File: flow/design.v
module clock_converter(board_clk, rst, clk, ce);
input board_clk, rst;
output reg clk;
output ce;
reg a;
always@(posedge board_clk or posedge rst)
	begin
		if (rst)
			begin
				a <= 1'b0;
				clk <= 1'b0;
			end
		else
			begin
				a <= ~a;
				clk <= a;
			end
	end
assign ce = a;
endmodule
module VGA_Controller(board_clk, rst, ce, xCount, yCount, ScreenArea, hsync, vsync, blank_n);
input board_clk, rst, ce;
output reg [9:0]xCount, yCount; 
output reg ScreenArea;  
output hsync, vsync, blank_n;
reg p_hSync, p_vSync; 
localparam [9:0] porchHF = 10'd640;  
localparam [9:0] syncH = 10'd655; 
localparam [9:0] porchHB = 10'd747;  
localparam [9:0] maxH = 10'd793;  
localparam [9:0] porchVF = 10'd480;  
localparam [9:0] syncV = 10'd490;  
localparam [9:0] porchVB = 10'd492;  
localparam [9:0] maxV = 10'd525;  
always@(posedge board_clk or posedge rst)
	begin
		if (rst)
			xCount <= 10'd0;
		else if (ce)
			begin
				if(xCount == maxH)
					xCount <= 10'd0;
				else
					xCount <= xCount + 10'd1;
			end
	end
always@(posedge board_clk or posedge rst)
	begin
		if (rst)
			yCount <= 10'd0;
		else if (ce)
			begin
				if(xCount == maxH)
					begin
						if(yCount == maxV)
							yCount <= 10'd0;
						else
							yCount <= yCount + 10'd1;
					end
			end
	end
always@(posedge board_clk or posedge rst)  
	begin
		if (rst)
			ScreenArea <= 1'b0;
		else if (ce)
			ScreenArea <= ((xCount < porchHF) && (yCount < porchVF)); 
	end
always@(posedge board_clk or posedge rst)  
	begin
		if (rst)
			begin
				p_hSync <= 1'b0;
				p_vSync <= 1'b0;
			end
		else if (ce)
			begin
				p_hSync <= ((xCount >= syncH) && (xCount < porchHB)); 
				p_vSync <= ((yCount >= syncV) && (yCount < porchVB)); 
			end
	end
assign vsync = ~p_vSync; 
assign hsync = ~p_hSync;
assign blank_n = ScreenArea;
endmodule
module blocks(board_clk, rst, ce, xCount, yCount, block);
input board_clk, rst, ce;
input [9:0]xCount;
input [9:0]yCount;
output reg [15:0]block;
localparam [9:0] COL0 = 10'd50, COL1 = 10'd175, COL2 = 10'd300, COL3 = 10'd425;
localparam [9:0] ROW0 = 10'd50, ROW1 = 10'd150, ROW2 = 10'd250, ROW3 = 10'd350;
always@(posedge board_clk or posedge rst) 
	begin
		if (rst)
			block <= 16'd0;
		else if (ce)
			begin
				block[0] <= (xCount > COL0 && xCount < (COL0 + 10'd125)) && (yCount > ROW0 && yCount < (ROW0 + 10'd100));
				block[1] <= (xCount > COL1 && xCount < (COL1 + 10'd125)) && (yCount > ROW0 && yCount < (ROW0 + 10'd100));
				block[2] <= (xCount > COL2 && xCount < (COL2 + 10'd125)) && (yCount > ROW0 && yCount < (ROW0 + 10'd100));
				block[3] <= (xCount > COL3 && xCount < (COL3 + 10'd125)) && (yCount > ROW0 && yCount < (ROW0 + 10'd100));
				block[4] <= (xCount > COL0 && xCount < (COL0 + 10'd125)) && (yCount > ROW1 && yCount < (ROW1 + 10'd100));
				block[5] <= (xCount > COL1 && xCount < (COL1 + 10'd125)) && (yCount > ROW1 && yCount < (ROW1 + 10'd100));
				block[6] <= (xCount > COL2 && xCount < (COL2 + 10'd125)) && (yCount > ROW1 && yCount < (ROW1 + 10'd100));
				block[7] <= (xCount > COL3 && xCount < (COL3 + 10'd125)) && (yCount > ROW1 && yCount < (ROW1 + 10'd100));
				block[8] <= (xCount > COL0 && xCount < (COL0 + 10'd125)) && (yCount > ROW2 && yCount < (ROW2 + 10'd100));
				block[9] <= (xCount > COL1 && xCount < (COL1 + 10'd125)) && (yCount > ROW2 && yCount < (ROW2 + 10'd100));
				block[10] <= (xCount > COL2 && xCount < (COL2 + 10'd125)) && (yCount > ROW2 && yCount < (ROW2 + 10'd100));
				block[11] <= (xCount > COL3 && xCount < (COL3 + 10'd125)) && (yCount > ROW2 && yCount < (ROW2 + 10'd100));
				block[12] <= (xCount > COL0 && xCount < (COL0 + 10'd125)) && (yCount > ROW3 && yCount < (ROW3 + 10'd100));
				block[13] <= (xCount > COL1 && xCount < (COL1 + 10'd125)) && (yCount > ROW3 && yCount < (ROW3 + 10'd100));
				block[14] <= (xCount > COL2 && xCount < (COL2 + 10'd125)) && (yCount > ROW3 && yCount < (ROW3 + 10'd100));
				block[15] <= (xCount > COL3 && xCount < (COL3 + 10'd125)) && (yCount > ROW3 && yCount < (ROW3 + 10'd100));
			end
	end
endmodule
module Runner2048 (board_clk, VGA_R, VGA_G, VGA_B, hsync, vsync, clk, blank_n, rst, inputnums);
input board_clk, rst; 
input [3:0] inputnums; 
output hsync, vsync, clk, blank_n;
wire ce;  
clock_converter clocks(board_clk, rst, clk, ce);  
wire [9:0] xCount; 
wire [9:0] yCount;
wire ScreenArea;
VGA_Controller VGA(board_clk, rst, ce, xCount, yCount, ScreenArea, hsync, vsync, blank_n);
output reg [7:0]VGA_R, VGA_G, VGA_B;
reg R;
reg G;
reg B;
reg Rn, Gn, Bn;  
wire game_over;
wire win;
wire game_over_text = 1'b0;  
wire win_text = 1'b0;  
reg [11:0] row0[3:0];
reg [11:0] row1[3:0];
reg [11:0] row2[3:0];
reg [11:0] row3[3:0];
assign game_over = ((row0[0] !== row0[1]) && (row0[0] !== row1[0]) && (row0[1] !== row1[1]) && (row0[1] !== row0[2]) &&(row0[2] !== row1[2]) &&
	(row0[2] !== row0[3]) && (row0[3] !== row1[3]) && (row1[0] !== row1[1]) && (row1[0] !== row2[0]) && (row1[1] !== row2[1]) && 
	(row1[1] !== row1[2]) && (row1[2] !== row1[3]) && (row1[2] !== row2[2]) && (row1[3] !== row2[3]) && (row2[0] !== row2[1]) && 
	(row2[0] !== row3[0]) && (row2[1] !== row2[2]) && (row2[1] !== row3[1]) && (row2[2] !== row3[2]) && (row2[2] !== row2[3]) && 
	(row2[3] !== row3[3]) && (row3[0] !== row3[1]) && (row3[1] !== row3[2]) && (row3[2] !== row3[3])&&(row0[0] !== 0)&&
	(row0[1] !== 0)&&(row0[2] !== 0)&&(row0[3] !== 0)&&(row1[0] !== 0)&&(row1[1] !== 0)
	&&(row1[2] !== 0)&&(row1[3] !== 0)&&(row2[0] !== 0)&&(row2[1] !== 0)&&(row2[2] !== 0)
	&&(row2[3] !== 0)&&(row3[0] !== 0)&&(row3[1] !== 0)&&(row3[2] !== 0)&&(row3[3] !== 0));
assign win = ((row0[0] == 256) || (row0[1] == 256) || (row0[2] == 256) || (row0[3] == 256) || (row1[0] == 256) || (row1[1] == 256) || (row1[2] == 256) || (row1[3] == 256) || 
(row2[0] == 256) || (row2[1] == 256) || (row2[2] == 256) || (row2[3] == 256) || (row3[0] == 256) || (row3[1] == 256) || (row3[2] == 256) || (row3[3] == 256));
wire [15:0] squares1;
blocks bloc(board_clk, rst, ce, xCount,yCount,squares1);
reg [15:0]squares;
integer i;
integer a;
always @(posedge board_clk or posedge rst)
	begin
		if (rst)
			squares <= 16'd0;
		else if (ce)
			squares <= squares1;
	end
always @(*)
	begin
		if (game_over == 1'b0)
			begin
				if (win == 1'b0)
					begin
						Rn = 1'b0;
						Gn = 1'b0;
						Bn = 1'b0;
						for (i = 0; i < 4; i = i + 1) begin
							if(row0[i] == 0) begin
								Rn = Rn || squares[i];
								Gn = Gn || squares[i];
								Bn = Bn || squares[i];
							end
							else if(row0[i] == 2) begin
								Rn = Rn || squares[i];
							end
							else if(row0[i] == 4) begin
								Bn = Bn || squares[i];
							end
							else if(row0[i] == 8) begin
								Gn = Gn || squares[i];
							end
							else if(row0[i] == 16) begin
								Rn = Rn || squares[i];
								Bn = Bn || squares[i];
							end
							else if(row0[i] == 32) begin
								Rn = Rn || squares[i];
								Gn = Gn || squares[i];
							end
							else if(row0[i] == 64) begin
								Bn = Bn || squares[i];
								Gn = Gn || squares[i];
							end
							else if(row0[i] == 128) begin
								Bn = Bn;
								Gn = Gn;
								Rn = Rn;
							end
						end   
						i = 0;
						for (i = 0; i < 4; i = i + 1) begin
							if(row1[i] == 0) begin
								Rn = Rn || squares[i + 4];
								Gn = Gn || squares[i + 4];
								Bn = Bn || squares[i + 4];
							end
							else if(row1[i] == 2) begin
								Rn = Rn || squares[i + 4];
							end
							else if(row1[i] == 4) begin
								Bn = Bn || squares[i + 4];
							end
							else if(row1[i] == 8) begin
								Gn = Gn || squares[i + 4];
							end
							else if(row1[i] == 16) begin
								Rn = Rn || squares[i + 4];
								Bn = Bn || squares[i + 4];
							end
							else if(row1[i] == 32) begin
								Rn = Rn || squares[i + 4];
								Gn = Gn || squares[i + 4];
							end
							else if(row1[i] == 64) begin
								Bn = Bn || squares[i + 4];
								Gn = Gn || squares[i + 4];
							end
							else if(row1[i] == 128) begin
								Bn = Bn;
								Gn = Gn;
								Rn = Rn;
							end
						end   
						for (i = 0; i < 4; i = i + 1) begin
							if(row2[i] == 0) begin
								Rn = Rn || squares[i + 8];
								Gn = Gn || squares[i + 8];
								Bn = Bn || squares[i + 8];
							end
							else if(row2[i] == 2) begin
								Rn = Rn || squares[i + 8];
							end
							else if(row2[i] == 4) begin
								Bn = Bn || squares[i + 8];
							end
							else if(row2[i] == 8) begin
								Gn = Gn || squares[i + 8];
							end
							else if(row2[i] == 16) begin
								Rn = Rn || squares[i + 8];
								Bn = Bn || squares[i + 8];
							end
							else if(row2[i] == 32) begin
								Rn = Rn || squares[i + 8];
								Gn = Gn || squares[i + 8];
							end
							else if(row2[i] == 64) begin
								Bn = Bn || squares[i + 8];
								Gn = Gn || squares[i + 8];
							end
							else if(row2[i] == 128) begin
								Bn = Bn;
								Gn = Gn;
								Rn = Rn;
							end
						end   
						for (i = 0; i < 4; i = i + 1) begin
							if(row3[i] == 0) begin
								Rn = Rn || squares[i + 12];
								Gn = Gn || squares[i + 12];
								Bn = Bn || squares[i + 12];
							end
							else if(row3[i] == 2) begin
								Rn = Rn || squares[i + 12];
							end
							else if(row3[i] == 4) begin
								Bn = Bn || squares[i + 12];
							end
							else if(row3[i] == 8) begin
								Gn = Gn || squares[i + 12];
							end
							else if(row3[i] == 16) begin
								Rn = Rn || squares[i + 12];
								Bn = Bn || squares[i + 12];
							end
							else if(row3[i] == 32) begin
								Rn = Rn || squares[i + 12];
								Gn = Gn || squares[i + 12];
							end
							else if(row3[i] == 64) begin
								Bn = Bn || squares[i + 12];
								Gn = Gn || squares[i + 12];
							end
							else if(row3[i] == 128) begin
								Bn = Bn;
								Gn = Gn;
								Rn = Rn;
							end
						end   
					end
				else
					begin
						Rn = 1'b0;
						Gn = ScreenArea & !win_text;
						Bn = 1'b0;
					end
			end
		else
			begin
				Rn = ScreenArea & !game_over_text;
				Gn = 1'b0;
				Bn = 1'b0;
			end
	end
always @(posedge board_clk or posedge rst)
	begin
		if (rst)
			begin
				R <= 1'b0;
				G <= 1'b0;
				B <= 1'b0;
			end
		else if (ce)
			begin
				R <= Rn;
				G <= Gn;
				B <= Bn;
			end
	end
reg [2:0] state;
reg [3:0] NS;
reg [3:0] inputnumbers;
reg ran;  
reg terminate;  
reg terminate_q;  
parameter START = 3'b000,
          MOVEUP = 3'b001,
          MOVEDOWN = 3'b010,
          MOVELEFT = 3'b011,
          MOVERIGHT = 3'b100,
			 REVERSETRANSLATE = 3'b101,
			 CHECK = 3'b111; 
reg [11:0] vert0[3:0];
reg [11:0] vert1[3:0];
reg [11:0] vert2[3:0];
reg [11:0] vert3[3:0];
always @ (posedge board_clk, posedge rst) 
	begin 
	if(rst)  begin 
	row0[0] <= 12'd0; 
	row0[1] <= 12'd0; 
	row0[2] <= 12'd0; 
	row0[3] <= 12'd0; 
	row1[0] <= 12'd0; 
	row1[1] <= 12'd0; 
	row1[2] <= 12'd0; 
	row1[3] <= 12'd0; 
	row2[0] <= 12'd0; 
	row2[1] <= 12'd0; 
	row2[2] <= 12'd0; 
	row2[3] <= 12'd0; 
	row3[0] <= 12'd0; 
	row3[1] <= 12'd0; 
	row3[2] <= 12'd0; 
	row3[3] <= 12'd0; 
	ran = 0;
	terminate = 0;
	terminate_q <= 1'b0;
	NS <= START;
 vert0[0] <= 12'd0;  
			  vert0[1] <= 12'd0; 
			  vert0[2] <= 12'd0; 
			  vert0[3] <= 12'd0; 
			  vert1[0] <= 12'd0; 
			  vert1[1] <= 12'd0; 
			  vert1[2] <= 12'd0; 
			  vert1[3] <= 12'd0; 
			  vert2[0] <= 12'd0; 
			  vert2[1] <= 12'd0; 
			  vert2[2] <= 12'd0; 
			  vert2[3] <= 12'd0; 
			  vert3[0] <= 12'd0; 
			  vert3[1] <= 12'd0; 
			  vert3[2] <= 12'd0; 
			  vert3[3] <= 12'd0; 
	end 
	else begin 
	ran = 0;
	terminate = terminate_q;
	case (state) 
		START: begin 
			case(inputnums)
				4'b0111: begin 
					NS <= MOVEUP;
					end 
				4'b1011: begin 
					NS <= MOVEDOWN;
					end 
				4'b1101: begin 
					NS <= MOVELEFT;
					end 
				4'b1110: begin 
				   NS <= MOVERIGHT;
					end 
				default: begin 
				    vert0[0] <= row0[0]; 
			  vert0[1] <= row1[0];
			  vert0[2] <= row2[0];
			  vert0[3] <= row3[0];
			  vert1[0] <= row0[1];
			  vert1[1] <= row1[1];
			  vert1[2] <= row2[1];
			  vert1[3] <= row3[1];
			  vert2[0] <= row0[2];
			  vert2[1] <= row1[2];
			  vert2[2] <= row2[2];
			  vert2[3] <= row3[2];
			  vert3[0] <= row0[3];
			  vert3[1] <= row1[3];
			  vert3[2] <= row2[3];
			  vert3[3] <= row3[3];
					ran = 0;
					NS <= START; 
					terminate = 0;
					end 
				endcase
		   end 
		REVERSETRANSLATE: begin 
			row0[0] <= vert0[0];
			row0[1] <= vert1[0]; 
			row0[2] <= vert2[0]; 
			row0[3] <= vert3[0]; 
			row1[0] <= vert0[1];
			row1[1] <= vert1[1]; 
			row1[2] <= vert2[1]; 
			row1[3] <= vert3[1]; 
			row2[0] <= vert0[2]; 
			row2[1] <= vert1[2]; 
			row2[2] <= vert2[2]; 
			row2[3] <= vert3[2]; 
			row3[0] <= vert0[3]; 
			row3[1] <= vert1[3]; 
			row3[2] <= vert2[3]; 
			row3[3] <= vert3[3]; 
			 terminate = 0;
			NS <= CHECK; 
		end 
		MOVEUP: begin 
						for (a = 0; a < 3; a = a + 1) begin
						  if (((vert0[a] == 12'd0) || (vert0[a] == vert0[a + 1]))&&!(vert0[a] + vert0[a+1] == 12'd0)&&!(terminate)) begin
							 vert0[a] <= vert0[a] + vert0[a + 1];
							 vert0[a + 1] <= 12'd0;
							 ran = 1;
							 terminate  = 1;
						  end
						  end 
						for (a = 0; a < 3; a = a + 1) begin
						  if (((vert1[a] == 12'd0) || (vert1[a] == vert1[a + 1]))&&!(vert1[a] + vert1[a+1] == 12'd0)&&!(terminate) ) begin
							 vert1[a] <= vert1[a] + vert1[a + 1];
							 vert1[a + 1] <= 12'd0;
							 ran = 1;
							 terminate = 1;
						  end
						 end 
						 for (a = 0; a < 3; a = a + 1) begin
						  if (((vert2[a] == 12'd0) || (vert2[a] == vert2[a + 1]))&&!(vert2[a] + vert2[a+1] == 12'd0)&&!(terminate) ) begin
							 vert2[a] <= vert2[a] + vert2[a + 1];
							 vert2[a + 1] <= 12'd0;
							 ran = 1;
							 terminate = 1;
						  end
						 end 
						 for (a = 0; a < 3; a = a + 1) begin
						  if (((vert3[a] == 12'd0) || (vert3[a] == vert3[a + 1]))&&!(vert3[a] + vert3[a+1] == 12'd0)&&!(terminate)) begin
							 vert3[a] <= vert3[a] + vert3[a + 1];
							 vert3[a + 1] <= 12'd0;
							 ran = 1;
							 terminate = 1;
						  end
						 end 
						if(ran == 1) begin 
						 NS <= MOVEUP; 
						 ran = 0;
						 terminate = 0;
						 end 
						 else begin 
						  terminate = 0;
						 NS <= REVERSETRANSLATE;
						end 
		end 
		MOVEDOWN: begin 
		   for (a = 3; a > 0; a = a - 1) begin
			 if (((vert0[a] == 12'd0) || (vert0[a] == vert0[a - 1])) && !(vert0[a] + vert0[a - 1] == 12'd0) && !(terminate)) begin
				vert0[a] <= vert0[a] + vert0[a - 1];
				vert0[a - 1] <= 12'd0;
				ran = 1;
				terminate = 1;
			 end
		  end
		  for (a = 3; a > 0; a = a - 1) begin
			 if (((vert1[a] == 12'd0) || (vert1[a] == vert1[a - 1])) && !(vert1[a] + vert1[a - 1] == 12'd0) && !(terminate)) begin
				vert1[a] <= vert1[a] + vert1[a - 1];
				vert1[a - 1] <= 12'd0;
				ran = 1;
				terminate = 1;
			 end
		  end
		  for (a = 3; a > 0; a = a - 1) begin
			 if (((vert2[a] == 12'd0) || (vert2[a] == vert2[a - 1])) && !(vert2[a] + vert2[a - 1] == 12'd0) && !(terminate)) begin
				vert2[a] <= vert2[a] + vert2[a - 1];
				vert2[a - 1] <= 12'd0;
				ran = 1;
				terminate = 1;
			 end
		  end
		  for (a = 3; a > 0; a = a - 1) begin
			 if (((vert3[a] == 12'd0) || (vert3[a] == vert3[a - 1])) && !(vert3[a] + vert3[a - 1] == 12'd0) && !(terminate)) begin
				vert3[a] <= vert3[a] + vert3[a - 1];
				vert3[a - 1] <= 12'd0;
				ran = 1;
				terminate = 1;
			 end
		  end
		  if(ran == 1) begin 
			 NS <= MOVEDOWN;
			 ran = 0;
			 terminate = 0;
		  end else begin
			 NS <= REVERSETRANSLATE;
			 terminate = 0;
		  end
		end
		MOVELEFT: begin
						for (a = 0; a < 3; a = a + 1) begin
						  if (((row0[a] == 12'd0) || (row0[a] == row0[a + 1]))&&!(row0[a] + row0[a+1] == 12'd0)&&!(terminate)) begin
							 row0[a] <= row0[a] + row0[a + 1];
							 row0[a + 1] <= 12'd0;
							 ran = 1;
							 terminate  = 1;
						  end
						  end 
						for (a = 0; a < 3; a = a + 1) begin
						  if (((row1[a] == 12'd0) || (row1[a] == row1[a + 1]))&&!(row1[a] + row1[a+1] == 12'd0)&&!(terminate) ) begin
							 row1[a] <= row1[a] + row1[a + 1];
							 row1[a + 1] <= 12'd0;
							 ran = 1;
							 terminate = 1;
						  end
						 end 
						 for (a = 0; a < 3; a = a + 1) begin
						  if (((row2[a] == 12'd0) || (row2[a] == row2[a + 1]))&&!(row2[a] + row2[a+1] == 12'd0)&&!(terminate) ) begin
							 row2[a] <= row2[a] + row2[a + 1];
							 row2[a + 1] <= 12'd0;
							 ran = 1;
							 terminate = 1;
						  end
						 end 
						 for (a = 0; a < 3; a = a + 1) begin
						  if (((row3[a] == 12'd0) || (row3[a] == row3[a + 1]))&&!(row3[a] + row3[a+1] == 12'd0)&&!(terminate)) begin
							 row3[a] <= row3[a] + row3[a + 1];
							 row3[a + 1] <= 12'd0;
							 ran = 1;
							 terminate = 1;
						  end
						 end 
						if(ran == 1) begin 
						 NS <= MOVELEFT; 
						 ran = 0;
						 terminate = 0;
						 end 
						 else begin 
						  terminate = 0;
						 NS <= CHECK;
						end 
		end
		MOVERIGHT: begin
		  for (a = 3; a > 0; a = a - 1) begin
			 if (((row0[a] == 12'd0) || (row0[a] == row0[a - 1])) && !(row0[a] + row0[a - 1] == 12'd0) && !(terminate)) begin
				row0[a] <= row0[a] + row0[a - 1];
				row0[a - 1] <= 12'd0;
				ran = 1;
				terminate = 1;
			 end
		  end
		  for (a = 3; a > 0; a = a - 1) begin
			 if (((row1[a] == 12'd0) || (row1[a] == row1[a - 1])) && !(row1[a] + row1[a - 1] == 12'd0) && !(terminate)) begin
				row1[a] <= row1[a] + row1[a - 1];
				row1[a - 1] <= 12'd0;
				ran = 1;
				terminate = 1;
			 end
		  end
		  for (a = 3; a > 0; a = a - 1) begin
			 if (((row2[a] == 12'd0) || (row2[a] == row2[a - 1])) && !(row2[a] + row2[a - 1] == 12'd0) && !(terminate)) begin
				row2[a] <= row2[a] + row2[a - 1];
				row2[a - 1] <= 12'd0;
				ran = 1;
				terminate = 1;
			 end
		  end
		  for (a = 3; a > 0; a = a - 1) begin
			 if (((row3[a] == 12'd0) || (row3[a] == row3[a - 1])) && !(row3[a] + row3[a - 1] == 12'd0) && !(terminate)) begin
				row3[a] <= row3[a] + row3[a - 1];
				row3[a - 1] <= 12'd0;
				ran = 1;
				terminate = 1;
			 end
		  end
		  if(ran == 1) begin 
			 NS <= MOVERIGHT;
			 ran = 0;
			 terminate = 0;
		  end else begin
			 NS <= CHECK;
			 terminate = 0;
		  end
		end
		CHECK: begin
		if( inputnums == 4'b1111) begin 
			if(row0[0] == 0 || row0[1] == 0 || row0[2] == 0 || row0[3] == 0) begin
				for (a = 0; a < 4; a = a + 1) begin
						  if ((row0[a] == 0) && !(terminate)) begin
							row0[a] <= 12'd2;;
							terminate = 1;
						  end
				 end 
				 NS <= START; 
			end 
			else if(row1[0] == 0 || row1[1] == 0 || row1[2] == 0 || row1[3] == 0) begin
				for (a = 0; a < 4; a = a + 1) begin
						  if ((row1[a] == 0) && !(terminate)) begin
							row1[a] <= 12'd2;;
							terminate = 1;
						  end
				 end 
				 NS <= START; 
			end 
			else if(row2[0] == 0 || row2[1] == 0 || row2[2] == 0 || row2[3] == 0) begin
				for (a = 0; a < 4; a = a + 1) begin
						  if ((row2[a] == 0) && !(terminate)) begin
							row2[a] <= 12'd2;;
							terminate = 1;
						  end
				 end 
				 NS <= START; 
			end 
			else if(row3[0] == 0 || row3[1] == 0 || row3[2] == 0 || row3[3] == 0) begin
				for (a = 0; a < 4; a = a + 1) begin
						  if ((row3[a] == 0) && !(terminate)) begin
							row3[a] <= 12'd2;
							terminate = 1;
						  end
				 end
				NS <= START; 
			end 
			else begin 
			NS <= START;
		end 
		end 
		else 
		begin 
		NS<= CHECK;
		end
		end
	endcase 
	terminate_q <= terminate;
	end 
	end 
always @ (posedge board_clk, posedge rst) 
	begin 
	if(rst)  begin 
	state <= START;
	end 
	else begin 
	state <= NS; 
	end 
	end 
always @ (posedge board_clk or posedge rst)
	begin
		if (rst)
			begin
				VGA_R <= 8'd0;
				VGA_G <= 8'd0;
				VGA_B <= 8'd0;
			end
		else if (ce)
			begin
				VGA_R <= {8{R}};
				VGA_G <= {8{G}};
				VGA_B <= {8{B}};
			end
	end 
endmodule
File: flow/config.mk
export PLATFORM = sky130hd
export DESIGN_NAME = Runner2048
export DESIGN_NICKNAME = Runner2048
export VERILOG_FILES = /design/flow/design.v
export SDC_FILE = /design/flow/constraint.sdc
export NUM_CORES = 4
export LEC_CHECK = 0
export CAP_MARGIN = 20
export CORE_MARGIN = 2
export CORE_UTILIZATION = 66
export CTS_CLUSTER_DIAMETER = 379
export CTS_CLUSTER_SIZE = 19
export SLEW_MARGIN = 20
File: flow/run.sh
#!/bin/bash
# the make line also repeats each setting of config.mk as NAME=value (left out here)
make -C /OpenROAD-flow-scripts/flow DESIGN_CONFIG=/design/flow/config.mk WORK_HOME=/design/flow/orfs CLKGATE_MAP_FILE= finish
File: flow/constraint.sdc
create_clock -name core_clock -period 4.17 [get_ports {board_clk}]
set_input_delay 0.8340 -clock core_clock [delete_from_list [all_inputs] [get_ports {board_clk}]]
set_output_delay 0.8340 -clock core_clock [all_outputs]
set_load 0.01 [all_outputs]
==> Implementation_results.wiki, run 1 <==
=== Synthesis and place and route ===
{| class="wikitable"
! Metric !! Value
|-
| Unique cell type count in the Yosys netlist || 103
|-
| Clock input transition at the sequential cells of the worst setup and hold paths || 0.10 ns
|-
| AND/OR/NAND/NOR Cells, Area Fraction || 18.7%
|-
| Endpoint arrival time on the critical path || 5.51 ns
|-
| Mean Syn Cell Area || 8.54 µm²
|-
| Clock Path Buffers || 3
|-
| Family of cells with the greatest summed delay on the critical path || AND-OR/OR-AND gates
|-
| DRC Markers || 0
|-
| Most frequently used flop master after synthesis || dfrtp_1
|-
| Sequential power || 0.00623 W
|-
| Total grt overflow || 0
|-
| Reg-to-reg critical path endpoint || vert3[2][2]
|-
| Netlist area before placement || 43,800 µm²
|-
| Share of the core filled with cells || 86.1%
|-
| Tool warning count || 39
|-
| Required time of the critical path || 4.77 ns
|-
| Beginning of the critical path || vert2[2][0]
|-
| Core Rows || 94
|-
| Fill cell instance count of the final layout || 3,731
|-
| Latency at later pin || 0.68 ns
|-
| Total vias in the final route || 52.8k
|-
| End point of the most critical hold path || state[2]
|-
| FF+latch area || 11,400 µm²
|-
| Mux contribution to synthesized area || 9.63%
|-
| Logic depth of the worst path, buffers included || 14
|-
| Fin nets || 6,371
|-
| Pin count of the biggest net entering global routing || 117
|-
| Final WL || 212,000 µm
|-
| Portion of synthesized cell area occupied by the leading cell type || 25.9%
|-
| Adder-cell area share of the yosys netlist || 9.21%
|-
| Comb. cell area || 32,600 µm²
|-
| Power dissipated in the clock network || 0.00290 W
|-
| Yosys synthesis warning count || 12
|-
| Period utilization || 118%
|-
| Tightest slew margin relative to the limit || 13.7%
|-
| Max-cap violations || 0
|-
| Final setup margin || -0.742 ns
|-
| Sequence of cells on the critical path || ha_1 -> fa_1 -> a211oi_1 -> o21ai_0 -> a21oi_2 -> xnor2_1 -> nor3_1 -> a41o_1 -> nand4_1 -> buf_4 -> nor3b_2 -> or3b_4 -> o221ai_4 -> mux2_4
|-
| Proportion of synthesized flip-flops having asynchronous set or reset || 100%
|-
| Top cells by area in the synthesized netlist || dfrtp_1 (26%), mux2_2 (8.4%), ha_1 (7.7%), xnor2_1 (4.0%), o21ai_0 (3.8%)
|-
| Setup repair after global routing missed its margin || yes
|-
| Cell internal power dissipation || 0.0228 W
|-
| Critical register-to-register path startpoint || vert2[2][0]
|-
| Result of the run || finished with violations
|-
| Worst setup path endpoint || vert3[2][2]
|-
| Timing-limited maximum frequency || 204 MHz
|-
| Number of sinks driven by the clock tree || 454
|-
| Per-cell via count in the routed design || 7.60
|-
| Largest non-sequential cell family by area || AND-OR/OR-AND gates
|-
| Switching share of power || 53.0%
|-
| Die ar. || 68,400 µm²
|-
| Layout overhead on the synthesized area || 29.3%
|-
| Hold Fails Final Rpt || 0
|-
| Post-detailed-placement half-perimeter wirelength || 150,000 µm
|-
| Compound-gate portion of the synthesized area || 24.2%
|-
| Global-route usage over all layers || 58.2%
|-
| Synthesis-stage register bit count || 454
|-
| Peak supply drop || 675 µV
|-
| Net count of the mapped netlist || 5,428
|-
| Power per cell area || 856 nW/µm²
|-
| Deepest level of the CTS H-tree || 1
|-
| Top Ports || 34
|-
| Iteration-0 DRC Markers || 9,776
|-
| Hold Path Class || reg -> reg
|-
| Core area || 65,700 µm²
|-
| Worst-case register-to-register setup slack || -0.74 ns
|-
| Antenna violations before repair || 24
|-
| Power Combinational || 0.0393 W
|-
| Pre-placement core utilization || 66.6%
|-
| Largest fanout on the critical path || 12
|-
| Count of cells along the worst hold path || 0
|-
| Clock tree from TritonCTS || done
|-
| Ranking of synthesized cells by instance count || dfrtp_1 (454), nand2_1 (374), o21ai_0 (335)
|-
| Leading power group || combinational logic
|-
| Post-synthesis cell type with the largest instance count || dfrtp_1
|-
| Top cell type by total area after synthesis || dfrtp_1
|-
| Net switching component of the power || 0.0257 W
|-
| Worst Hold Margin || 0.384 ns
|-
| Final worst clock skew || 0.0380 ns
|-
| Setup violations, final || 322
|-
| Fraction of power consumed by sequential logic || 12.9%
|-
| Yosys stat cell total || 5,127
|-
| Worst Tran Pin Value || 1.29 ns
|-
| Yosys stat chip area || 43,800 µm²
|-
| Chip Height || 262 µm
|-
| Slowest Stage Delay on Critical Path || 0.82 ns
|-
| Chip Width || 262 µm
|-
| Total of buffers placed on input and output ports || 33
|-
| Type of element launching the critical path || register
|-
| Fail Reasons || setup timing
|-
| CTS Root Cell || clkbuf_16
|-
| EDFF count, synth || 0
|-
| Crit path capture type || register
|-
| Final antenna-violating net count || 0
|-
| Startpoint of the worst hold path || NS[2]
|-
| Number of cells on the worst reg-to-reg path || 14
|-
| Clk pwr share || 6.0%
|-
| Number of global-route vias before repair || 49.1k
|-
| Library cell contributing the largest single delay on the critical path || a41o_1
|-
| DR pass1 iterations || 12
|-
| Part of the Yosys area used for sequential elements || 25.9%
|-
| Combined buffer and inverter count along the critical path || 1
|-
| Number of pins exceeding their max-slew limit in the final report || 0
|-
| Hold bufs inserted after CTS || 0
|-
| Share of power burned in combinational logic || 81.2%
|-
| First-pass GRT wire length || 301,000 µm
|-
| Gate count of the mapped netlist || 5,127
|-
| Avg WL per Cell || 30.6 µm
|-
| Post-layout min period || 4.91 ns
|-
| Number of clock buffers inserted by TritonCTS || 27
|-
| Type of the worst setup path || reg -> reg
|-
| RD Place Congestion || 1.18
|-
| Leakage dissipation || 27.1 nW
|-
| XOR-XNOR Cells, Area Fraction || 7.60%
|}
==> metrics by stage <==
stage | setup TNS [ns] | setup slack [ns] | instance area, µm² | cells | power [W]
6_report | -78.84 | -0.742 | 56600 | 6951 | 0.0485
5_1_grt | -101.39 | -0.759 | 56600 | 6944 | 0.0494
4_1_cts | -24.05 | -0.299 | 55300 | 6894 | 0.0433
3_5_place_dp | -60.72 | -0.369 | 52700 | 6779 | 0.0372
3_3_place_gp | -45.48 | -0.296 | 52700 | 6779 | 0.0365
2_1_floorplan | -1275.23 | -2.81 | 44200 | 5127 | 0.0228
==> repair_timing <==
item                       in CTS  in global routing
setup endpoints to repair     331                373
cloned                         16                  6
resized                       284                235
buffers inserted               72                 45
pin swaps                      55                 89
==> final cells by class <==
type / count / share of cell area [%]
Inverter: 198 / 1.32
Clock buffer: 29 / 1.22
Clock inverter: 1 / 0.0155
Sequential cell: 454 / 20.1
Tap cell: 864 / 1.91
Timing Repair Buffer: 1231 / 17.7
Multi-Input combinational cell: 4158 / 57.7
Antenna cell: 16 / 0.0707
==> metal layers <==
metal	global-route usage [%]	part of all wire, %
met5	1.67	0.20
met4	47.6	12
met3	27.8	17
met2	81.2	38
met1	67.6	33
==> run 2, diff against run 1 <==
- CORE_UTILIZATION: 66 -> 65
- CTS_CLUSTER_DIAMETER: 379 -> not set
- CTS_CLUSTER_SIZE: 19 -> not set
- clock period: 4.17 -> 6.25 ns (I/O delays scaled with it)
==> run 2 against run 1 <==
Net effect: via count is 14% lower; now clean on timing, DRC and antenna; worst hold slack lost 0.0071 ns; power is 49% lower; clock power is 17% higher; wire length shrank 15%; critical path type unchanged; largest cell class unchanged; sequential cell count unchanged.
==> Implementation_results.wiki, run 2 <==
=== Synthesis and place and route ===
{| class="wikitable"
! Metric !! Value
|-
| Yosys stat chip area || 43,800 µm² (unchanged)
|-
| EDFF count, synth || 0 (unchanged)
|-
| Leading power group || combinational logic
|-
| Power Combinational || 0.0164 W (-58%)
|-
| Combined buffer and inverter count along the critical path || 0 (-1)
|-
| Number of global-route vias before repair || 41.7k (-15%)
|-
| Beginning of the critical path || row1[3][0]
|-
| Number of clock buffers inserted by TritonCTS || 53 (+96%)
|-
| Setup repair after global routing missed its margin || no
|-
| Post-layout min period || 5.75 ns (+0.842 ns)
|-
| Final antenna-violating net count || 0 (unchanged)
|-
| Comb. cell area || 30,500 µm² (-6.6%)
|-
| Aggregate negative setup slack || 0 ns (+78.84 ns)
|-
| Latency at later pin || 0.66 ns (-0.02 ns)
|-
| Fin nets || 5,335 (-16%)
|-
| Deepest level of the CTS H-tree || 2 (+1)
|-
| Fraction of power consumed by sequential logic || 19.3% (+6.4 points)
|-
| Max-cap violations || 0 (unchanged)
|-
| Chip Height || 264 µm (+0.75%)
|-
| Portion of synthesized cell area occupied by the leading cell type || 25.9% (unchanged)
|-
| Startpoint of the worst hold path || NS[2]
|-
| Number of pins exceeding their max-slew limit in the final report || 0 (unchanged)
|-
| Timing-limited maximum frequency || 174 MHz (-15%)
|-
| Sequential power || 0.00475 W (-24%)
|-
| Number of cells on the worst reg-to-reg path || 13 (-1)
|-
| Leakage dissipation || 21.5 nW (-20%)
|-
| Net count of the mapped netlist || 5,428 (unchanged)
|-
| Result of the run || finished clean
|-
| DR pass1 iterations || 9 (-3)
|-
| Setup violations, final || 0 (-100%)
|-
| Number of sinks driven by the clock tree || 454 (unchanged)
|-
| First-pass GRT wire length || 267,000 µm (-11%)
|-
| Count of cells along the worst hold path || 0 (unchanged)
|-
| Proportion of synthesized flip-flops having asynchronous set or reset || 100% (unchanged)
|-
| Top cell type by total area after synthesis || dfrtp_1
|-
| Top Ports || 34 (unchanged)
|-
| Compound-gate portion of the synthesized area || 24.2% (unchanged)
|-
| Logic depth of the worst path, buffers included || 13 (-1)
|-
| Net switching component of the power || 0.0136 W (-47%)
|-
| Total of buffers placed on input and output ports || 33 (unchanged)
|-
| Family of cells with the greatest summed delay on the critical path || simple AND/OR/NAND/NOR gates
|-
| Part of the Yosys area used for sequential elements || 25.9% (unchanged)
|-
| Count of placed standard cells in the final layout, fillers left out || 5,953 (-14%)
|-
| # placed instances || 5,851 (-14%)
|-
| Synthesis-stage register bit count || 454 (unchanged)
|-
| Number of setup buffers added after CTS || 0 (-100%)
|-
| Die ar. || 69,500 µm² (+1.5%)
|-
| Hold bufs inserted after CTS || 0 (unchanged)
|-
| Pre-placement core utilization || 65.4% (-1.2 points)
|-
| Share of power burned in combinational logic || 66.9% (-14 points)
|-
| Post-detailed-placement half-perimeter wirelength || 135,000 µm (-9.9%)
|-
| Type of the worst setup path || reg -> reg
|-
| Most frequently used flop master after synthesis || dfrtp_1
|-
| Total vias in the final route || 45.5k (-14%)
|-
| Cell internal power dissipation || 0.0110 W (-52%)
|-
| Required time of the critical path || 6.77 ns (+2.00 ns)
|-
| Gate count of the mapped netlist || 5,127 (unchanged)
|-
| Tool warning count || 40 (+2.6%)
|-
| Tightest slew margin relative to the limit || 8.62% (-5.1 points)
|-
| Endpoint arrival time on the critical path || 6.28 ns (+0.77 ns)
|-
| Slowest Stage Delay on Critical Path || 0.91 ns (+0.09 ns)
|-
| End point of the most critical hold path || state[2]
|-
| Clk pwr share || 13.8% (+7.8 points)
|-
| Crit path capture type || register
|-
| Core area || 66,900 µm² (+1.8%)
|-
| Clock tree from TritonCTS || done
|-
| Mean Syn Cell Area || 8.54 µm² (unchanged)
|-
| Critical register-to-register path startpoint || row1[3][0]
|-
| Adder-cell area share of the yosys netlist || 9.21% (unchanged)
|-
| Top cells by area in the synthesized netlist || dfrtp_1 (26%), mux2_2 (8.4%), ha_1 (7.7%), xnor2_1 (4.0%), o21ai_0 (3.8%)
|-
| Avg WL per Cell || 30.3 µm (-0.96%)
|-
| XOR-XNOR Cells, Area Fraction || 7.60% (unchanged)
|-
| Post-synthesis cell type with the largest instance count || dfrtp_1
|-
| Netlist area before placement || 43,800 µm² (unchanged)
|-
| Layout overhead on the synthesized area || 7.35%
|-
| AND/OR/NAND/NOR Cells, Area Fraction || 18.7% (unchanged)
|-
| Ranking of synthesized cells by instance count || dfrtp_1 (454), nand2_1 (374), o21ai_0 (335)
|-
| Largest fanout on the critical path || 12 (unchanged)
|-
| Share of the core filled with cells || 70.2% (-16 points)
|-
| Per-cell via count in the routed design || 7.64 (+0.56%)
|-
| Core Rows || 95 (+1.1%)
|-
| FF+latch area || 11,400 µm² (about the same)
|-
| Yosys synthesis warning count || 12 (unchanged)
|-
| Reg-to-reg critical path endpoint || row3[3][9]
|-
| Chip Width || 264 µm (+0.75%)
|-
| Sequence of cells on the critical path || ha_1 -> fa_1 -> a211o_1 -> a21oi_1 -> o311ai_0 -> nor4_1 -> nand4b_1 -> o31ai_1 -> nand3_1 -> nor4_4 -> o21ai_1 -> or4_1 -> mux2_1
|-
| Worst Tran Pin Value || 1.35 ns (+0.0604 ns)
|-
| Period utilization || 92.1% (-26 points)
|-
| Power per cell area || 522 nW/µm² (-39%)
|-
| Total chip power || 0.0245 W (-49%)
|-
| Hold Path Class || reg -> reg
|-
| Clock Path Buffers || 3 (unchanged)
|-
| Post-route standard cell area excluding fillers || 47,000 µm² (-17%)
|-
| Worst-case register-to-register setup slack || 0.50 ns (+1.24 ns)
|-
| Iteration-0 DRC Markers || 7,254 (-26%)
|-
| Worst setup path endpoint || row3[3][9]
|-
| Post-cts gate resize count || 0 (-100%)
|-
| Yosys stat cell total || 5,127 (unchanged)
|-
| Total grt overflow || 0 (unchanged)
|-
| Mux contribution to synthesized area || 9.63% (unchanged)
|-
| Peak supply drop || 500 µV (-26%)
|-
| Final worst clock skew || 0.0315 ns (-0.00646 ns)
|-
| Hold Fails Final Rpt || 0 (unchanged)
|-
| Global-route usage over all layers || 50.4% (-7.8 points)
|-
| Placed Area || 45,100 µm² (-14%)
|-
| DRC Markers || 0 (unchanged)
|-
| Type of element launching the critical path || register
|-
| Final WL || 180,000 µm (-15%)
|-
| CTS Root Cell || clkbuf_16
|-
| Switching share of power || 55.3% (+2.3 points)
|-
| Pin count of the biggest net entering global routing || 146 (+25%)
|-
| Fill cell instance count of the final layout || 5,422 (+45%)
|-
| Antenna violations before repair || 11 (-54%)
|-
| Largest non-sequential cell family by area || AND-OR/OR-AND gates
|-
| RD Place Congestion || 1.10 (-6.6%)
|-
| Clock input transition at the sequential cells of the worst setup and hold paths || 0.06 ns (-0.04 ns)
|-
| Unique cell type count in the Yosys netlist || 103 (unchanged)
|-
| Power dissipated in the clock network || 0.00338 W (+17%)
|-
| Library cell contributing the largest single delay on the critical path || or4_1
|}
==> run 2: layer usage <==
layer / vias to the layer above / wire, µm / GRT usage, %
met3: 988 / 25600 / 15.4
li1: 19400 / - / -
met5: - / 146 / 0.554
met4: 16 / 16000 / 34.4
met2: 3576 / 72900 / 72.3
met1: 21500 / 65600 / 65.0
==> run 2: final cells by class <==
class | instances | area share [%]
clock buffer | 71 | 3.18
antenna | 3 | 0.0160
timing repair buffer | 171 | 3.07
sequential | 454 | 24.2
inverter | 198 | 1.59
tap | 873 | 2.32
clock inverter | 27 | 0.785
multi-input combinational | 4156 | 64.9
==> run 2: through the flow <==
stage | hold WS (ns) | setup WS, ns
2_1_floorplan | 0.354 | -1.14
3_3_place_gp | 0.360 | 0.783
3_5_place_dp | 0.365 | 0.738
4_1_cts | 0.378 | 0.732
5_1_grt | 0.402 | 0.194
6_report | 0.377 | 0.496
==> run 3, diff against run 2 <==
- ABC_AREA: not set -> 1
- CELL_PAD_IN_SITES_DETAIL_PLACEMENT: not set -> 1
- CORE_UTILIZATION: 65 -> 41
- CTS_CLUSTER_DIAMETER: not set -> 152
- GPL_TIMING_DRIVEN: not set -> 0
- MIN_ROUTING_LAYER: not set -> met2
- clock period: 6.25 -> 20.0 ns (I/O delays scaled with it)
==> run 3 against run 2 <==
Net effect: the run now fails in global routing; synthesized area is 3.6% higher; die size is 63% higher; synthesized cell count is 36% higher.
==> Implementation_results.wiki, run 3 <==
=== Physical design figures ===
{| class="wikitable"
! Metric !! Value
|-
| Result of the run || did not finish
|-
| Stage at which the run stopped || global routing
|-
| First reported error || [ERROR GRT-0116] Global routing finished with congestion. Check the congestion regions in the DRC Viewer.
|-
| Yosys synthesis warning count || 12 (unchanged)
|-
| Post-cts gate resize count || 0 (unchanged)
|-
| Number of setup buffers added after CTS || 0 (unchanged)
|-
| Top Ports || 34 (unchanged)
|-
| Chip Width || 337 µm (+28%)
|-
| Global-route usage over all layers || 83.9%
|-
| Post-detailed-placement half-perimeter wirelength || 229,000 µm (+69%)
|-
| Number of sinks driven by the clock tree || 454 (unchanged)
|-
| Top cells by area in the synthesized netlist || dfrtp_1 (25%), nand2_1 (15%), ha_1 (7.5%), inv_1 (7.3%), nand3_1 (5.8%)
|-
| Largest non-sequential cell family by area || simple AND/OR/NAND/NOR gates
|-
| Most frequently used flop master after synthesis || dfrtp_1
|-
| Total grt overflow || 653
|-
| Mean Syn Cell Area || 6.51 µm² (-24%)
|-
| Unique cell type count in the Yosys netlist || 77 (-25%)
|-
| Compound-gate portion of the synthesized area || 16.3% (-7.9 points)
|-
| Number of clock buffers inserted by TritonCTS || 60 (+13%)
|-
| RD Place Congestion || 1.29 (+17%)
|-
| Synthesis-stage register bit count || 454 (unchanged)
|-
| Die ar. || 113,000 µm² (+63%)
|-
| Gate count of the mapped netlist || 6,964 (+36%)
|-
| Post-synthesis cell type with the largest instance count || nand2_1
|-
| Mux contribution to synthesized area || 0.546% (-9.1 points)
|-
| Deepest level of the CTS H-tree || 2 (unchanged)
|-
| AND/OR/NAND/NOR Cells, Area Fraction || 34.0% (+15 points)
|-
| CTS Root Cell || clkbuf_16
|-
| XOR-XNOR Cells, Area Fraction || 5.66% (-1.9 points)
|-
| Net count of the mapped netlist || 7,265 (+34%)
|-
| Clock Path Buffers || 3 (unchanged)
|-
| Proportion of synthesized flip-flops having asynchronous set or reset || 100% (unchanged)
|-
| Netlist area before placement || 45,400 µm² (+3.6%)
|-
| Part of the Yosys area used for sequential elements || 25.0% (-0.90 points)
|-
| Yosys stat cell total || 6,964 (+36%)
|-
| Core Rows || 122 (+28%)
|-
| Chip Height || 337 µm (+28%)
|-
| Core area || 110,000 µm² (+65%)
|-
| Total of buffers placed on input and output ports || 33 (unchanged)
|-
| Top cell type by total area after synthesis || dfrtp_1
|-
| Adder-cell area share of the yosys netlist || 8.53% (-0.67 points)
|-
| Hold bufs inserted after CTS || 0 (unchanged)
|-
| EDFF count, synth || 0 (unchanged)
|-
| Post-place setup slack || 11.61 ns (+10.87 ns)
|-
| Portion of synthesized cell area occupied by the leading cell type || 25.0% (-0.90 points)
|-
| Ranking of synthesized cells by instance count || nand2_1 (1,781), inv_1 (882), nor2_1 (547)
|-
| Pre-placement core utilization || 41.2% (-24 points)
|-
| # placed instances || 8,496 (+45%)
|-
| Yosys stat chip area || 45,400 µm² (+3.6%)
|}
run 3: metrics by stage:
stage                     area [µm²]  total power [W]
after floorplan                45400          0.00624
after global placement         47600          0.00948
after detailed placement       47800          0.00969
after CTS                      50100           0.0110
run 3: layer usage:
layer,GRT usage (%),overflow
met5,70.8,81
met4,66.5,35
met3,93.3,496
met2,86.1,41
met1,-,-
==> run 4, diff against run 3 <==
- ABC_AREA: 1 -> not set
- CAP_MARGIN: 20 -> 15
- CELL_PAD_IN_SITES_DETAIL_PLACEMENT: 1 -> 0
- CELL_PAD_IN_SITES_GLOBAL_PLACEMENT: not set -> 1
- CORE_MARGIN: 2 -> 7
- CORE_UTILIZATION: 41 -> 23
- CTS_CLUSTER_DIAMETER: 152 -> 118
- CTS_CLUSTER_SIZE: not set -> 41
- HOLD_SLACK_MARGIN: not set -> 0.05
- MAX_ROUTING_LAYER: not set -> met4
- MIN_ROUTING_LAYER: met2 -> not set
- PLACE_DENSITY_LB_ADDON: not set -> 0.2
- SETUP_SLACK_MARGIN: not set -> 0.28
- SLEW_MARGIN: 20 -> 25
- TNS_END_PERCENT: not set -> 65
- clock period: 20.0 -> 6.39 ns (I/O delays scaled with it)
==> run 4 against run 3 <==
Net effect: now clean on timing, DRC and antenna; synthesized area shrank 3.5%; synthesized cell count down 26%; die size rose by 79%.
==> Implementation_results.wiki, run 4 <==
=== Synthesis and place and route ===
{| class="wikitable"
! Metric !! Value
|-
| Result of the run || finished clean
|-
| Total vias in the final route || 43.9k
|-
| CTS Root Cell || clkbuf_16
|-
| Critical register-to-register path startpoint || vert1[2][1]
|-
| Logic depth of the worst path, buffers included || 13
|-
| Worst Hold Margin || 0.393 ns
|-
| Iteration-0 DRC Markers || 4,052
|-
| Hold Path Class || reg -> reg
|-
| Worst setup path endpoint || vert3[0][3]
|-
| Worst-case register-to-register setup slack || 0.35 ns
|-
| Family of cells with the greatest summed delay on the critical path || AND-OR/OR-AND gates
|-
| Beginning of the critical path || vert1[2][1]
|-
| Hold bufs inserted after CTS || 0 (unchanged)
|-
| Combined buffer and inverter count along the critical path || 1
|-
| Post-synthesis cell type with the largest instance count || dfrtp_1
|-
| Ranking of synthesized cells by instance count || dfrtp_1 (454), nand2_1 (374), o21ai_0 (335)
|-
| Cell internal power dissipation || 0.00994 W
|-
| Fin nets || 5,528
|-
| Number of sinks driven by the clock tree || 454 (unchanged)
|-
| Leakage dissipation || 21.4 nW
|-
| Deepest level of the CTS H-tree || 1 (-1)
|-
| Number of pins exceeding their max-slew limit in the final report || 0
|-
| Pre-placement core utilization || 23.2% (-18 points)
|-
| Aggregate negative setup slack || 0 ns
|-
| Die ar. || 203,000 µm² (+79%)
|-
| Met3 track utilization from global routing || 2.61%
|-
| Mux contribution to synthesized area || 9.63% (+9.1 points)
|-
| Chip Width || 450 µm (+34%)
|-
| Switching share of power || 60.5%
|-
| Clock Path Buffers || 3 (unchanged)
|-
| Tightest slew margin relative to the limit || 8.39%
|-
| Highest-utilization routing layer at the global route stage || met2
|-
| Antenna violations before repair || 9
|-
| Setup repair after global routing missed its margin || yes
|-
| Share of the core filled with cells || 26.2%
|-
| Power dissipated in the clock network || 0.00240 W
|-
| Pin count of the biggest net entering global routing || 32
|-
| Peak supply drop || 272 µV
|-
| Proportion of synthesized flip-flops having asynchronous set or reset || 100% (unchanged)
|-
| Worst Tran Pin Value || 1.37 ns
|-
| Part of the Yosys area used for sequential elements || 25.9% (+0.90 points)
|-
| Latency at later pin || 0.70 ns
|-
| End point of the most critical hold path || state[1]
|-
| Largest fanout on the critical path || 10
|-
| Chip Height || 450 µm (+34%)
|-
| Count of cells along the worst hold path || 0
|-
| Top cells by area in the synthesized netlist || dfrtp_1 (26%), mux2_2 (8.4%), ha_1 (7.7%), xnor2_1 (4.0%), o21ai_0 (3.8%)
|-
| Sequential power || 0.00462 W
|-
| Compound-gate portion of the synthesized area || 24.2% (+7.9 points)
|-
| Final worst clock skew || 0.0310 ns
|-
| Clock tree from TritonCTS || done
|-
| Number of clock buffers inserted by TritonCTS || 28 (-53%)
|-
| DR pass1 iterations || 9
|-
| Core Rows || 159 (+30%)
|-
| Total grt overflow || 0
|-
| Reg-to-reg critical path endpoint || vert3[0][3]
|-
| Mean Syn Cell Area || 8.54 µm² (+31%)
|-
| EDFF count, synth || 0 (unchanged)
|-
| Power Combinational || 0.0181 W
|-
| Leading power group || combinational logic
|-
| RD Place Congestion || 0.978 (-24%)
|-
| Share of power burned in combinational logic || 72.1%
|-
| AND/OR/NAND/NOR Cells, Area Fraction || 18.7% (-15 points)
|-
| Clock input transition at the sequential cells of the worst setup and hold paths || 0.12 ns
|-
| XOR-XNOR Cells, Area Fraction || 7.60% (+1.9 points)
|-
| Global-route usage over all layers || 22.6%
|-
| Power per cell area || 509 nW/µm²
|-
| First-pass GRT wire length || 329,000 µm
|-
| Post-layout min period || 6.04 ns
|-
| Most frequently used flop master after synthesis || dfrtp_1
|-
| Unique cell type count in the Yosys netlist || 103 (+34%)
|-
| Crit path capture type || register
|-
| Setup violations, final || 0
|-
| Slowest Stage Delay on Critical Path || 0.80 ns
|-
| Net count of the mapped netlist || 5,428 (-25%)
|-
| Met2 usage || 35.5%
|-
| Portion of synthesized cell area occupied by the leading cell type || 25.9% (+0.90 points)
|-
| Per-cell via count in the routed design || 5.66
|-
| Endpoint arrival time on the critical path || 6.64 ns
|-
| Top Ports || 34 (unchanged)
|-
| Sequence of cells on the critical path || ha_1 -> a211oi_1 -> o211ai_1 -> a21o_1 -> a211oi_1 -> nand4_1 -> o21ai_0 -> nor2b_1 -> nand3_2 -> o31a_1 -> nor3_1 -> buf_4 -> mux2_2
|-
| Timing-limited maximum frequency || 165 MHz
|-
| Type of element launching the critical path || register
|-
| Core area || 188,000 µm² (+71%)
|-
| Hold Fails Final Rpt || 0
|-
| Period utilization || 94.6%
|-
| Max-cap violations || 0
|-
| Yosys stat chip area || 43,800 µm² (-3.5%)
|-
| Type of the worst setup path || reg -> reg
|-
| Gate count of the mapped netlist || 5,127 (-26%)
|-
| DRC Markers || 0
|-
| Met1 track utilization from global routing || 30.4%
|-
| Largest non-sequential cell family by area || AND-OR/OR-AND gates
|-
| Cell occurring most often along the worst timing path || a211oi_1
|-
| Post-detailed-placement half-perimeter wirelength || 193,000 µm (-16%)
|-
| Startpoint of the worst hold path || NS[1]
|-
| Fraction of power consumed by sequential logic || 18.4%
|-
| Adder-cell area share of the yosys netlist || 9.21% (+0.67 points)
|-
| Number of cells on the worst reg-to-reg path || 13
|-
| Tool warning count || 34
|-
| Required time of the critical path || 6.98 ns
|-
| Library cell contributing the largest single delay on the critical path || a211oi_1
|-
| Layout overhead on the synthesized area || 12.9%
|-
| Netlist area before placement || 43,800 µm² (-3.5%)
|-
| Net switching component of the power || 0.0152 W
|-
| Synthesis-stage register bit count || 454 (unchanged)
|-
| Avg WL per Cell || 30.3 µm
|-
| Yosys synthesis warning count || 12 (unchanged)
|-
| Final antenna-violating net count || 0
|-
| Top cell type by total area after synthesis || dfrtp_1
|-
| Number of global-route vias before repair || 42.1k
|-
| Final WL || 235,000 µm
|-
| Total of buffers placed on input and output ports || 30 (-9.1%)
|-
| Yosys stat cell total || 5,127 (-26%)
|-
| Clk pwr share || 9.5%
|}
-- run 4: through the flow --
step / instances / setup WS, ns / power, W / cell area, µm²
6_report: 7753 / 0.345 / 0.0252 / 49400
5_1_grt: 7746 / 0.267 / 0.0262 / 49400
4_1_cts: 7744 / 0.204 / 0.0246 / 49300
3_5_place_dp: 7686 / -0.335 / 0.0220 / 48000
3_3_place_gp: 7652 / -5.51 / 0.0217 / 47200
2_1_floorplan: 5127 / -1.03 / 0.0144 / 43800
-- run 4: layout make-up --
class                           count  area [µm²]
Tap cell                         2495        3120
Fill cell                       20500      139000
Antenna cell                        9        22.5
Clock inverter                     23         383
Timing Repair Buffer               70         968
Inverter                          198         747
Multi-Input combinational cell   4156       30700
Clock buffer                       29         726
Buffer                            319        1350
Sequential cell                   454       11400
-- run 4: routing by layer --
layer	part of all wire, %	vias to the layer above
met1	46	22400
met4	4.2	0
li1	-	19800
met5	0	-
met2	45	1428
met3	5.3	321
-- run 4: what timing repair did --
item / 4_1_cts / 5_1_grt
pin swaps: 2 / 0
endpoints found under the setup margin: 210 / 176
resized: 12 / 20
gates cloned: 0 / 0
setup buffers: 6 / 0
==> run 5, diff against run 4 <==
- ABC_AREA: not set -> 1
- CAP_MARGIN: 15 -> 20
- CELL_PAD_IN_SITES_DETAIL_PLACEMENT: 0 -> 2
- CORE_UTILIZATION: 23 -> 56
- CTS_CLUSTER_DIAMETER: 118 -> 163
- CTS_CLUSTER_SIZE: 41 -> 79
- GPL_ROUTABILITY_DRIVEN: not set -> 1
- HOLD_SLACK_MARGIN: 0.05 -> not set
- MAX_ROUTING_LAYER: met4 -> not set
- PLACE_DENSITY: not set -> 0.57
- PLACE_DENSITY_LB_ADDON: 0.2 -> not set
- SETUP_SLACK_MARGIN: 0.28 -> -0.19
- SLEW_MARGIN: 25 -> 10
- TNS_END_PERCENT: 65 -> not set
- clock period: 6.39 -> 8.23 ns (I/O delays scaled with it)
==> run 5 against run 4 <==
Net effect: the flow now stops in detailed placement; synthesized area increased by 3.6%; die size down 56%; synthesized cell count grew 36%.
==> Implementation_results.wiki, run 5 <==
=== Physical design figures ===
{| class="wikitable"
! Metric !! Value
|-
| Result of the run || did not finish
|-
| Stage at which the run stopped || detailed placement
|-
| First reported error || [ERROR DPL-0033] detailed placement checks failed during check placement.
|-
| Die ar. || 89,200 µm² (-56%)
|-
| Post-synthesis cell type with the largest instance count || nand2_1
|-
| Adder-cell area share of the yosys netlist || 8.53% (-0.67 points)
|-
| Top cells by area in the synthesized netlist || dfrtp_1 (25%), nand2_1 (15%), ha_1 (7.5%), inv_1 (7.3%), nand3_1 (5.8%)
|-
| Synthesis-stage register bit count || 454 (unchanged)
|-
| Yosys synthesis warning count || 12 (unchanged)
|-
| RD Place Congestion || 1.18 (+21%)
|-
| Yosys stat chip area || 45,400 µm² (+3.6%)
|-
| Largest non-sequential cell family by area || simple AND/OR/NAND/NOR gates
|-
| Yosys stat cell total || 6,964 (+36%)
|-
| EDFF count, synth || 0 (unchanged)
|-
| Chip Width || 299 µm (-34%)
|-
| Mux contribution to synthesized area || 0.546% (-9.1 points)
|-
| Unique cell type count in the Yosys netlist || 77 (-25%)
|-
| Total of buffers placed on input and output ports || 33 (+10%)
|-
| Mean Syn Cell Area || 6.51 µm² (-24%)
|-
| Top Ports || 34 (unchanged)
|-
| AND/OR/NAND/NOR Cells, Area Fraction || 34.0% (+15 points)
|-
| Netlist area before placement || 45,400 µm² (+3.6%)
|-
| Core area || 80,300 µm² (-57%)
|-
| XOR-XNOR Cells, Area Fraction || 5.66% (-1.9 points)
|-
| Part of the Yosys area used for sequential elements || 25.0% (-0.90 points)
|-
| Most frequently used flop master after synthesis || dfrtp_1
|-
| Portion of synthesized cell area occupied by the leading cell type || 25.0% (-0.90 points)
|-
| Chip Height || 299 µm (-34%)
|-
| Top cell type by total area after synthesis || dfrtp_1
|-
| Compound-gate portion of the synthesized area || 16.3% (-7.9 points)
|-
| Ranking of synthesized cells by instance count || nand2_1 (1,781), inv_1 (882), nor2_1 (547)
|-
| Net count of the mapped netlist || 7,265 (+34%)
|-
| Proportion of synthesized flip-flops having asynchronous set or reset || 100% (unchanged)
|-
| Core Rows || 104 (-35%)
|-
| Pre-placement core utilization || 56.5% (+33 points)
|-
| Gate count of the mapped netlist || 6,964 (+36%)
|}
## run 5: stage by stage
stage	std cells	setup TNS (ns)	total power (W)	hold WS, ns
after global placement	8057	-1267.00	0.0214	0.360
after floorplan	6964	0	0.0152	0.354
==> run 6, diff against run 5 <==
- ABC_AREA: 1 -> not set
- CELL_PAD_IN_SITES_DETAIL_PLACEMENT: 2 -> not set
- CELL_PAD_IN_SITES_GLOBAL_PLACEMENT: 1 -> not set
- CORE_MARGIN: 7 -> 2
- CORE_UTILIZATION: 56 -> 59
- CTS_CLUSTER_DIAMETER: 163 -> not set
- CTS_CLUSTER_SIZE: 79 -> not set
- GPL_ROUTABILITY_DRIVEN: 1 -> not set
- GPL_TIMING_DRIVEN: 0 -> not set
- PLACE_DENSITY: 0.57 -> not set
- SETUP_SLACK_MARGIN: -0.19 -> not set
- SLEW_MARGIN: 10 -> 20
- clock period: 8.23 -> 7.24 ns (I/O delays scaled with it)
==> run 6 against run 5 <==
Net effect: the run now finishes clean; synthesized area decreased by 3.5%; die size decreased by 14%; synthesized cell count decreased by 26%.
==> Implementation_results.wiki, run 6 <==
=== Synthesis and place and route ===
{| class="wikitable"
! Metric !! Value
|-
| Fill cell instance count of the final layout || 6,512
|-
| Netlist area before placement || 43,800 µm² (-3.5%)
|-
| Tightest slew margin relative to the limit || 15.3%
|-
| End point of the most critical hold path || state[1]
|-
| Hold bufs inserted after CTS || 0
|-
| DRC Markers || 0
|-
| Timing-limited maximum frequency || 167 MHz
|-
| Most frequently used flop master after synthesis || dfrtp_1
|-
| Number of cells on the worst reg-to-reg path || 13
|-
| Compound-gate portion of the synthesized area || 24.2% (+7.9 points)
|-
| Period utilization || 82.8%
|-
| Iteration-0 DRC Markers || 5,758
|-
| Core Rows || 99 (-4.8%)
|-
| Core area || 73,200 µm² (-8.8%)
|-
| Share of power burned in combinational logic || 66.5%
|-
| Net count of the mapped netlist || 5,428 (-25%)
|-
| Total grt overflow || 0
|-
| EDFF count, synth || 0 (unchanged)
|-
| Post-layout min period || 5.99 ns
|-
| Switching share of power || 56.1%
|-
| Met3 track utilization from global routing || 11.3%
|-
| Final worst clock skew || 0.0271 ns
|-
| Number of setup buffers added after CTS || 0
|-
| Avg WL per Cell || 30.2 µm
|-
| Sequential power || 0.00424 W
|-
| Gate count of the mapped netlist || 5,127 (-26%)
|-
| Leakage dissipation || 21.2 nW
|-
| Yosys synthesis warning count || 12 (unchanged)
|-
| Layout overhead on the synthesized area || 6.32%
|-
| Cell internal power dissipation || 0.00922 W
|-
| Proportion of synthesized flip-flops having asynchronous set or reset || 100% (unchanged)
|-
| Synthesis-stage register bit count || 454 (unchanged)
|-
| AND/OR/NAND/NOR Cells, Area Fraction || 18.7% (-15 points)
|-
| Per-cell via count in the routed design || 7.43
|-
| Sequence of cells on the critical path || ha_1 -> fa_1 -> a21o_1 -> a21o_1 -> a221oi_1 -> xor2_1 -> nand4_1 -> o41ai_1 -> and3_1 -> nand3_1 -> a211o_1 -> a211oi_2 -> mux2_2
|-
| Worst Tran Pin Value || 1.26 ns
|-
| Pre-placement core utilization || 59.8% (+3.3 points)
|-
| Top cells by area in the synthesized netlist || dfrtp_1 (26%), mux2_2 (8.4%), ha_1 (7.7%), xnor2_1 (4.0%), o21ai_0 (3.8%)
|-
| Required time of the critical path || 7.77 ns
|-
| Highest-utilization routing layer at the global route stage || met2
|-
| Chip Height || 276 µm (-7.4%)
|-
| Final antenna-violating net count || 0
|-
| Largest fanout on the critical path || 12
|-
| Family of cells with the greatest summed delay on the critical path || AND-OR/OR-AND gates
|-
| RD Place Congestion || 1.11 (-5.5%)
|-
| Post-detailed-placement half-perimeter wirelength || 137,000 µm
|-
| Setup violations, final || 0
|-
| Portion of synthesized cell area occupied by the leading cell type || 25.9% (+0.90 points)
|-
| Yosys stat chip area || 43,800 µm² (-3.5%)
|-
| Net switching component of the power || 0.0118 W
|-
| First-pass GRT wire length || 267,000 µm
|-
| Logic depth of the worst path, buffers included || 13
|-
| Slowest Stage Delay on Critical Path || 0.99 ns
|-
| Worst-case register-to-register setup slack || 1.25 ns
|-
| DR pass1 iterations || 8
|-
| Hold Fails Final Rpt || 0
|-
| Post-synthesis cell type with the largest instance count || dfrtp_1
|-
| Combined buffer and inverter count along the critical path || 0
|-
| Pin count of the biggest net entering global routing || 116
|-
| Clk pwr share || 13.3%
|-
| Type of the worst setup path || reg -> reg
|-
| Cell occurring most often along the worst timing path || a21o_1
|-
| Final WL || 181,000 µm
|-
| Deepest level of the CTS H-tree || 2
|-
| Met1 track utilization from global routing || 59.6%
|-
| Adder-cell area share of the yosys netlist || 9.21% (+0.67 points)
|-
| Peak supply drop || 560 µV
|-
| Post-cts gate resize count || 0
|-
| Die ar. || 76,400 µm² (-14%)
|-
| Yosys stat cell total || 5,127 (-26%)
|-
| Result of the run || finished clean
|-
| Mean Syn Cell Area || 8.54 µm² (+31%)
|-
| Largest non-sequential cell family by area || AND-OR/OR-AND gates
|-
| Startpoint of the worst hold path || NS[1]
|-
| Clock tree from TritonCTS || done
|-
| Total vias in the final route || 44.5k
|-
| Power dissipated in the clock network || 0.00279 W
|-
| Fin nets || 5,282
|-
| Library cell contributing the largest single delay on the critical path || o41ai_1
|-
| Power Combinational || 0.0140 W
|-
| Fraction of power consumed by sequential logic || 20.2%
|-
| Total chip power || 0.0210 W
|-
| Power per cell area || 451 nW/µm²
|-
| Chip Width || 276 µm (-7.4%)
|-
| Number of global-route vias before repair || 41.4k
|-
| Total of buffers placed on input and output ports || 33 (unchanged)
|-
| Critical register-to-register path startpoint || vert0[1][0]
|-
| Crit path capture type || register
|-
| Setup repair after global routing missed its margin || no
|-
| Number of pins exceeding their max-slew limit in the final report || 0
|-
| Met2 usage || 66.6%
|-
| Unique cell type count in the Yosys netlist || 103 (+34%)
|-
| Global-route usage over all layers || 45.8%
|-
| Type of element launching the critical path || register
|-
| Hold Path Class || reg -> reg
|-
| Endpoint arrival time on the critical path || 6.52 ns
|-
| Latency at later pin || 0.66 ns
|-
| Antenna violations before repair || 1
|-
| Top Ports || 34 (unchanged)
|-
| Mux contribution to synthesized area || 9.63% (+9.1 points)
|-
| Number of clock buffers inserted by TritonCTS || 55
|-
| Max-cap violations || 0
|-
| Tool warning count || 40
|-
| CTS Root Cell || clkbuf_16
|-
| Aggregate negative setup slack || 0 ns
|-
| Part of the Yosys area used for sequential elements || 25.9% (+0.90 points)
|-
| Leading power group || combinational logic
|-
| Clock input transition at the sequential cells of the worst setup and hold paths || 0.06 ns
|-
| Beginning of the critical path || vert0[1][0]
|-
| Clock Path Buffers || 3
|-
| Ranking of synthesized cells by instance count || dfrtp_1 (454), nand2_1 (374), o21ai_0 (335)
|-
| XOR-XNOR Cells, Area Fraction || 7.60% (+1.9 points)
|-
| Worst setup path endpoint || vert3[1][9]
|-
| Top cell type by total area after synthesis || dfrtp_1
|-
| Number of sinks driven by the clock tree || 454
|-
| Count of cells along the worst hold path || 0
|-
| Reg-to-reg critical path endpoint || vert3[1][9]
|}
==> run 6: per-layer routing <==
metal | part of all wire [%] | vias to the layer above
met1 | 39 | 21400
li1 | - | 19300
met3 | 12 | 804
met2 | 41 | 3046
met5 | 0.053 | -
met4 | 8.5 | 4
==> run 6: layout make-up <==
type,count,area (µm²),share of cell area [%]
flip-flops and latches,454,11400,24.4
well taps,959,1200,2.58
clock buffers,69,1460,3.13
repair buffers,116,991,2.13
inverters,198,747,1.60
diodes,2,5.00,0.0108
multi-input cells,4156,30500,65.5
clock inverters,33,310,0.667
==> run 6: per-stage QoR <==
step,worst slack [ns],hold WS (ns),util [%],instance area (µm²),cells
after CTS,1.54,0.377,63.5,46500,5985
after floorplan,-0.349,0.354,-,43800,5127
final,1.25,0.376,63.6,46600,5987
after global routing,1.14,0.394,63.6,46600,5985
after detailed placement,1.56,0.363,61.1,44700,5883
after global placement,1.65,0.358,61.1,44700,5883
Power figures rest on the tool's default switching activity, not on a simulated workload.
